==> inputs of xenon <==
## alu
module alu(
    input clk,
    input rst,
    input [31:0] op_a,         
    input [31:0] op_b,         
    input [2:0] op_code,       
    input mode_fp,             
    input round_mode,          
    input start,               
    output reg [31:0] result,  
    output reg valid_out,      
    output reg [4:0] flags     
);
export LEC_CHECK = 0
export ABC_AREA = 0
export CAP_MARGIN = 20
export CELL_PAD_IN_SITES_DETAIL_PLACEMENT = 2
export CELL_PAD_IN_SITES_GLOBAL_PLACEMENT = 2
export CORE_MARGIN = 2
export CORE_UTILIZATION = 64
export GPL_TIMING_DRIVEN = 1
export MAX_ROUTING_LAYER = met5
export PLACE_DENSITY = 0.51
export SETUP_SLACK_MARGIN = 3.16
export SLEW_MARGIN = 20
create_clock -name core_clock -period 13.1 [get_ports {clk}]
run.sh (not shown) runs the stock make flow with config.mk's settings and CLKGATE_MAP_FILE=.
==> violet: changes against xenon <==
- ABC_AREA: 0 -> default
- CELL_PAD_IN_SITES_DETAIL_PLACEMENT: 2 -> default
- CELL_PAD_IN_SITES_GLOBAL_PLACEMENT: 2 -> default
- CORE_UTILIZATION: 64 -> 35
- GPL_TIMING_DRIVEN: 1 -> default
- MAX_ROUTING_LAYER: met5 -> default
- PLACE_DENSITY: 0.51 -> default
- SETUP_SLACK_MARGIN: 3.16 -> -1.17
==> flow/constraint.sdc (replaced) <==
create_clock -name core_clock -period 14.7 [get_ports {clk}]
set_input_delay 2.9400 -clock core_clock [delete_from_list [all_inputs] [get_ports {clk}]]
set_output_delay 2.9400 -clock core_clock [all_outputs]
set_load 0.01 [all_outputs]
==> run notes <==
The die is 365 microns wide. Per STA, the endpoint of the critical path is result[14]. The run gives 0.353 as the effective utilization at floorplan. The required time at the endpoint of the critical path came out at 15260 ps.

From the final report, the count of setup violators was given as 39. The tools report the logic gate share of total power as 0.710. The row count was 132. The die covers 133000 sq um.

The run finished, with violations left. In this run the standard cell core region covers 129000 sq um. With the final critical-path setup slack at -582 ps, the arrival time reported for the critical path endpoint is 15850 ps.

The post-route fraction of the period consumed by the critical path was 1.04. A clean result was blocked by setup timing. The run gives 45700 sq um as the synthesized area.
The numbers above come from violet.

==> run notes <==
The chip occupies 73500 sq um. With the synthesized area at 45700 sq um, the placeable core region is 70400 sq um. Row generation in the floorplan step produced 97 rows. With the gate count of the mapped netlist at 5542, the floorplan die width is 271 microns. The halt point of the flow is global placement without I/O (3_1_place_gp_skip_io).

The run gives 0 for the proportion of synthesized flip-flops having asynchronous set or reset. The tool reported: "[ERROR GPL-0301] Utilization 117.078 % exceeds 100%". The effective utilization at floorplan is 0.649.

The flow did not finish. The post-synthesis compound-gate area fraction came out at 0.168. In the post-synthesis netlist, the biggest area contributors are sky130_fd_sc_hd__fa_1 (21%), sky130_fd_sc_hd__dfxtp_1 (10%), sky130_fd_sc_hd__ha_1 (9.6%), sky130_fd_sc_hd__edfxtp_1 (7.2%), sky130_fd_sc_hd__inv_1 (5.6%).
The numbers above come from xenon.


* * *

==> run a <==
Starting RTL as in the previous note.
clock: 12.2 ns
lec_check: 0
abc_area: 0
cap_margin: 20
core_aspect_ratio: 1.13
core_margin: 2
core_utilization: 54
cts_cluster_diameter: 58
cts_cluster_size: 43
gpl_routability_driven: 1
gpl_timing_driven: 1
max_routing_layer: met5
place_density_lb_addon: 0.01
slew_margin: 0
==> inputs of run b, as changes to run a <==
- CORE_ASPECT_RATIO: 1.13 -> 0.88
- CORE_UTILIZATION: 54 -> 56
- CTS_CLUSTER_DIAMETER: 58 -> not set
- CTS_CLUSTER_SIZE: 43 -> 64
- GPL_ROUTABILITY_DRIVEN: 1 -> not set
- GPL_TIMING_DRIVEN: 1 -> not set
- MAX_ROUTING_LAYER: met5 -> met4
- PLACE_DENSITY: not set -> 0.87
- PLACE_DENSITY_LB_ADDON: 0.01 -> not set
- SLEW_MARGIN: 0 -> 20
==> flow/constraint.sdc (replaced) <==
create_clock -name core_clock -period 21.5 [get_ports {clk}]
set_input_delay 4.3000 -clock core_clock [delete_from_list [all_inputs] [get_ports {clk}]]
set_output_delay 4.3000 -clock core_clock [all_outputs]
set_load 0.01 [all_outputs]
==> inputs of run c, as changes to run a <==
- ABC_AREA: 0 -> 1
- CORE_ASPECT_RATIO: 1.13 -> not set
- CORE_UTILIZATION: 54 -> 72
- CTS_CLUSTER_DIAMETER: 58 -> 348
- CTS_CLUSTER_SIZE: 43 -> 98
- GPL_ROUTABILITY_DRIVEN: 1 -> not set
- GPL_TIMING_DRIVEN: 1 -> not set
- MAX_ROUTING_LAYER: met5 -> not set
- PLACE_DENSITY: not set -> 0.36
- PLACE_DENSITY_LB_ADDON: 0.01 -> not set
- SLEW_MARGIN: 0 -> 20
- TNS_END_PERCENT: not set -> 10
==> flow/constraint.sdc (replaced) <==
create_clock -name core_clock -period 10.5 [get_ports {clk}]
set_input_delay 2.1000 -clock core_clock [delete_from_list [all_inputs] [get_ports {clk}]]
set_output_delay 2.1000 -clock core_clock [all_outputs]
set_load 0.01 [all_outputs]
==> inputs of run d, as changes to run a <==
- ABC_AREA: 0 -> not set
- CELL_PAD_IN_SITES_DETAIL_PLACEMENT: not set -> 1
- CORE_ASPECT_RATIO: 1.13 -> not set
- CORE_UTILIZATION: 54 -> 40
- CTS_CLUSTER_DIAMETER: 58 -> not set
- CTS_CLUSTER_SIZE: 43 -> not set
- GPL_ROUTABILITY_DRIVEN: 1 -> not set
- GPL_TIMING_DRIVEN: 1 -> not set
- MAX_ROUTING_LAYER: met5 -> met4
- PLACE_DENSITY_LB_ADDON: 0.01 -> not set
- SLEW_MARGIN: 0 -> 20
- TNS_END_PERCENT: not set -> 35
==> flow/constraint.sdc (replaced) <==
create_clock -name core_clock -period 15.2 [get_ports {clk}]
set_input_delay 3.0400 -clock core_clock [delete_from_list [all_inputs] [get_ports {clk}]]
set_output_delay 3.0400 -clock core_clock [all_outputs]
set_load 0.01 [all_outputs]
==> Table 3: Implementation characteristics <==
Physical design parameters

Parameter                              Value

Route
  Routed length on met2 .................. 65.6 mm
  Starting DRC count in detailed routing .................. 5,924
  Detail Route Antenna Nets .................. 0

Clocking
  Clock transition at the registers of the reported paths .................. 0.06 ns
  Clock latency on the worst-skew pair .................. 0.60 ns

Placed design
  Area after detailed placement .................. 48,000 sq um
  Number of placed instances with taps included .................. 6,564

Final timing
  Worst slew margin relative to its limit .................. 0.204
  Worst-Margin Slew .................. 1.18 ns
  Final Skew .................. 0.0552 ns

Synthesis
  Mean area per synthesized cell .................. 8.24 sq um
  Mapped cell area .................. 45,700 sq um

Cells and area
  Seq/total area .................. 0.162
  FILL cells .................. 6,819

Global route
  Maximum number of pins on one net before global-route repair .................. 135
  Met2 capacity usage during global routing .................. 0.547

Status
  Run status .................. timing/DRC/antenna clean
the above is filed under run b

==> Table 3: Implementation characteristics <==
Summary of implementation characteristics

Parameter                              Value

Status
  Run status .................. did not finish
  Exit stage .................. 5_1_grt

Placed design
  Area after detailed placement .................. 51,400 sq um
  Number of placed instances with taps included .................. 7,349
  DP HPWL .................. 139 mm

Synthesis
  Area share of xor/xnor cells in the synthesized design .................. 0.0191
  Most numerous cell in the Yosys netlist .................. sky130_fd_sc_hd__nand2_1
  Post-synthesis async set-or-reset flop share .................. 0
  Mean area per synthesized cell .................. 7.44 sq um
  AND-OR/OR-AND Cells, Area Fraction .................. 0.154
  Mapped cell area .................. 44,100 sq um
  Netlist cell types .................. 79

Clocking
  Maximum buffer depth of the clock tree .................. 3
  Htree depth .................. 1
  Post-CTS setup repair buffer count .................. 56

Die
  Chip height .................. 251 microns
  Core area .................. 60,500 sq um
the above is filed under run c

==> Table 3: Implementation characteristics <==
Physical design parameters

Parameter                              Value

Synthesis
  Mean area per synthesized cell .................. 8.24 sq um
  Mapped cell area .................. 45,700 sq um

Final timing
  Final Skew .................. 0.0615 ns
  Worst-Margin Slew .................. 1.12 ns
  Worst slew margin relative to its limit .................. 0.246
  Worst setup slack after layout .................. -1.77 ns
  Final setup violation count .................. 39

Status
  Layout check faults ............. negative setup slack
  Run status .................. complete, but fails checks

Route
  Detail Route Antenna Nets .................. 0
  Routed length on met2 .................. 80.9 mm
  Starting DRC count in detailed routing .................. 5,052

Global route
  Overflow left after global routing .................. 0
  Met2 capacity usage during global routing .................. 0.654
  Maximum number of pins on one net before global-route repair .................. 75

Placed design
  Area after detailed placement .................. 53,600 sq um
  Number of placed instances with taps included .................. 7,237

Clocking
  Maximum buffer depth of the clock tree .................. 3
  Clock transition at the registers of the reported paths .................. 0.08 ns

Die
  Effective utilization at floorplan .................. 0.544

Cells and area
  Seq/total area .................. 0.142
the above is filed under run a

==> Table 3: Implementation characteristics <==
Physical design parameters

Parameter                              Value

Synthesis
  Library cell with the largest summed area after synthesis .................. sky130_fd_sc_hd__fa_1
  Mean area per synthesized cell .................. 8.24 sq um
  Mapped cell area .................. 45,700 sq um
  Nets at Floorplan .................. 6,455

Final timing
  Worst slew margin relative to its limit .................. 0.188
  Fin crit period .................. 14.70 ns
  Worst-Margin Slew .................. 1.21 ns
  Final Skew .................. 0.0325 ns

Clocking
  Clock transition at the registers of the reported paths .................. 0.06 ns
  Clock latency on the worst-skew pair .................. 0.65 ns

Pwr
  Main power group .................. combinational cells

Cells and area
  Number of nets in the finished design .................. 6,711
  FILL cells .................. 13,400

Worst hold path
  Class of the tightest hold or removal check .................. reg2reg

Global route
  Maximum number of pins on one net before global-route repair .................. 132
  Met2 capacity usage during global routing .................. 0.502

Route
  Starting DRC count in detailed routing .................. 4,590

Placed design
  Area after detailed placement .................. 50,700 sq um
  DP HPWL .................. 154 mm
  Number of placed instances with taps included .................. 7,238

Status
  Run status .................. timing/DRC/antenna clean
the above is filed under run d


* * *

==> job 4460: inputs <==
alu again, from the RTL that the note above started with.
==> flow/config.mk <==
export PLATFORM = sky130hd
export DESIGN_NAME = alu
export DESIGN_NICKNAME = alu
export VERILOG_FILES = /design/flow/design.v
export SDC_FILE = /design/flow/constraint.sdc
export NUM_CORES = 4
export LEC_CHECK = 0
export CAP_MARGIN = 10
export CELL_PAD_IN_SITES_DETAIL_PLACEMENT = 2
export CELL_PAD_IN_SITES_GLOBAL_PLACEMENT = 2
export CORE_ASPECT_RATIO = 0.64
export CORE_MARGIN = 6
export CORE_UTILIZATION = 58
export CTS_CLUSTER_DIAMETER = 309
export HOLD_SLACK_MARGIN = 0.25
export MAX_ROUTING_LAYER = met4
export PLACE_DENSITY = 0.43
export SETUP_SLACK_MARGIN = 0.96
export SLEW_MARGIN = 20
==> flow/constraint.sdc <==
create_clock -name core_clock -period 10.0 [get_ports {clk}]
set_input_delay 2.0000 -clock core_clock [delete_from_list [all_inputs] [get_ports {clk}]]
set_output_delay 2.0000 -clock core_clock [all_outputs]
set_load 0.01 [all_outputs]
==> job 1447: changes against job 4460 <==
Settings changed: ABC_AREA set to 1, CAP_MARGIN 10 to 20, CELL_PAD_IN_SITES_DETAIL_PLACEMENT 2 to unset, CELL_PAD_IN_SITES_GLOBAL_PLACEMENT 2 to unset, CORE_ASPECT_RATIO 0.64 to unset, CORE_MARGIN 6 to 2, CORE_UTILIZATION 58 to 72, CTS_CLUSTER_DIAMETER 309 to 163, CTS_CLUSTER_SIZE set to 97, HOLD_SLACK_MARGIN 0.25 to unset, MAX_ROUTING_LAYER met4 to unset, SETUP_SLACK_MARGIN 0.96 to unset, TNS_END_PERCENT set to 5.
==> flow/constraint.sdc (replaced) <==
create_clock -name core_clock -period 7.91 [get_ports {clk}]
set_input_delay 1.5820 -clock core_clock [delete_from_list [all_inputs] [get_ports {clk}]]
set_output_delay 1.5820 -clock core_clock [all_outputs]
set_load 0.01 [all_outputs]
==> job 675: changes against job 4460 <==
Settings changed: CAP_MARGIN 10 to 20, CELL_PAD_IN_SITES_DETAIL_PLACEMENT 2 to unset, CELL_PAD_IN_SITES_GLOBAL_PLACEMENT 2 to unset, CORE_ASPECT_RATIO 0.64 to unset, CORE_MARGIN 6 to 2, CORE_UTILIZATION 58 to 35, CTS_CLUSTER_DIAMETER 309 to unset, HOLD_SLACK_MARGIN 0.25 to unset, MAX_ROUTING_LAYER met4 to unset, PLACE_DENSITY 0.43 to unset, SETUP_SLACK_MARGIN 0.96 to unset.
==> flow/constraint.sdc (replaced) <==
create_clock -name core_clock -period 14.7 [get_ports {clk}]
set_input_delay 2.9400 -clock core_clock [delete_from_list [all_inputs] [get_ports {clk}]]
set_output_delay 2.9400 -clock core_clock [all_outputs]
set_load 0.01 [all_outputs]
==> job 6798: changes against job 4460 <==
Settings changed: CAP_MARGIN 10 to 20, CELL_PAD_IN_SITES_DETAIL_PLACEMENT 2 to unset, CELL_PAD_IN_SITES_GLOBAL_PLACEMENT 2 to unset, CORE_ASPECT_RATIO 0.64 to unset, CORE_MARGIN 6 to 3, CORE_UTILIZATION 58 to 35, CTS_CLUSTER_DIAMETER 309 to unset, GPL_ROUTABILITY_DRIVEN set to 0, HOLD_SLACK_MARGIN 0.25 to unset, MAX_ROUTING_LAYER met4 to unset, PLACE_DENSITY 0.43 to unset, SETUP_SLACK_MARGIN 0.96 to 1.93.
==> flow/constraint.sdc (replaced) <==
create_clock -name core_clock -period 15.2 [get_ports {clk}]
set_input_delay 3.0400 -clock core_clock [delete_from_list [all_inputs] [get_ports {clk}]]
set_output_delay 3.0400 -clock core_clock [all_outputs]
set_load 0.01 [all_outputs]
==> flow_metrics.env <==
# yosys + openroad results
export IMPL_yosys_cells=5542
export IMPL_ys_area_um2=45700
export IMPL_top_cells_by_count="inv_1 (682), nand2_1 (640), nor2_1 (515)"
export IMPL_synth_adder_area_share_pct=31.1
export IMPL_compound_area_share_pct=16.8
export IMPL_lastStage="3_1_place_gp_skip_io"
export IMPL_syn_area_per_cell_um2=8.24
export IMPL_chipArea_um2=85800
export IMPL_rows=81
export IMPL_status="did not finish"
export IMPL_stop_error="[ERROR GPL-0301] Utilization 106.904 % exceeds 100%."
export IMPL_synth_nets=6455
export IMPL_syn_inst=5542
export IMPL_coreArea_um2=77100
export IMPL_die_w_um=363
# the run above: job 4460

==> flow_metrics.env <==
# yosys + openroad results
export IMPL_status="did not finish"
export IMPL_lastStage="5_1_grt"
export IMPL_stop_error="[ERROR GRT-0116] Global routing finished with congestion. Check the congestion regions in the DRC Viewer."
export IMPL_yosys_cells=5924
export IMPL_rows=90
export IMPL_syn_inst=5924
export IMPL_synth_nets=6837
export IMPL_syn_area_per_cell_um2=7.44
export IMPL_coreArea_um2=60500
export IMPL_ys_area_um2=44100
export IMPL_synth_adder_area_share_pct=32.2
export IMPL_die_w_um=251
# the run above: job 1447

==> flow_metrics.env <==
# physical design summary
export IMPL_synth_nets=6455
export IMPL_chipArea_um2=133000
export IMPL_status="timing/DRC/antenna clean"
export IMPL_fin_tns_setup_ps=0
export IMPL_die_w_um=365
export IMPL_coreArea_um2=129000
export IMPL_ys_area_um2=45700
export IMPL_yosys_cells=5542
export IMPL_ys_async_sr_fraction_pct=0
export IMPL_compound_area_share_pct=16.8
export IMPL_syn_inst=5542
export IMPL_syn_area_per_cell_um2=8.24
# the run above: job 675

==> flow_metrics.env <==
# physical design summary
export IMPL_synth_nets=6455
export IMPL_ys_area_um2=45700
export IMPL_status="timing/DRC/antenna clean"
export IMPL_top_cells_by_count="inv_1 (682), nand2_1 (640), nor2_1 (515)"
export IMPL_syn_area_per_cell_um2=8.24
export IMPL_rows=131
export IMPL_syn_inst=5542
export IMPL_slew_violations=0
export IMPL_coreArea_um2=129000
export IMPL_compound_area_share_pct=16.8
export IMPL_chipArea_um2=135000
export IMPL_synth_adder_area_share_pct=31.1
export IMPL_die_w_um=367
# the run above: job 6798

No activity file was given, so power comes from the tool's default toggle rates.
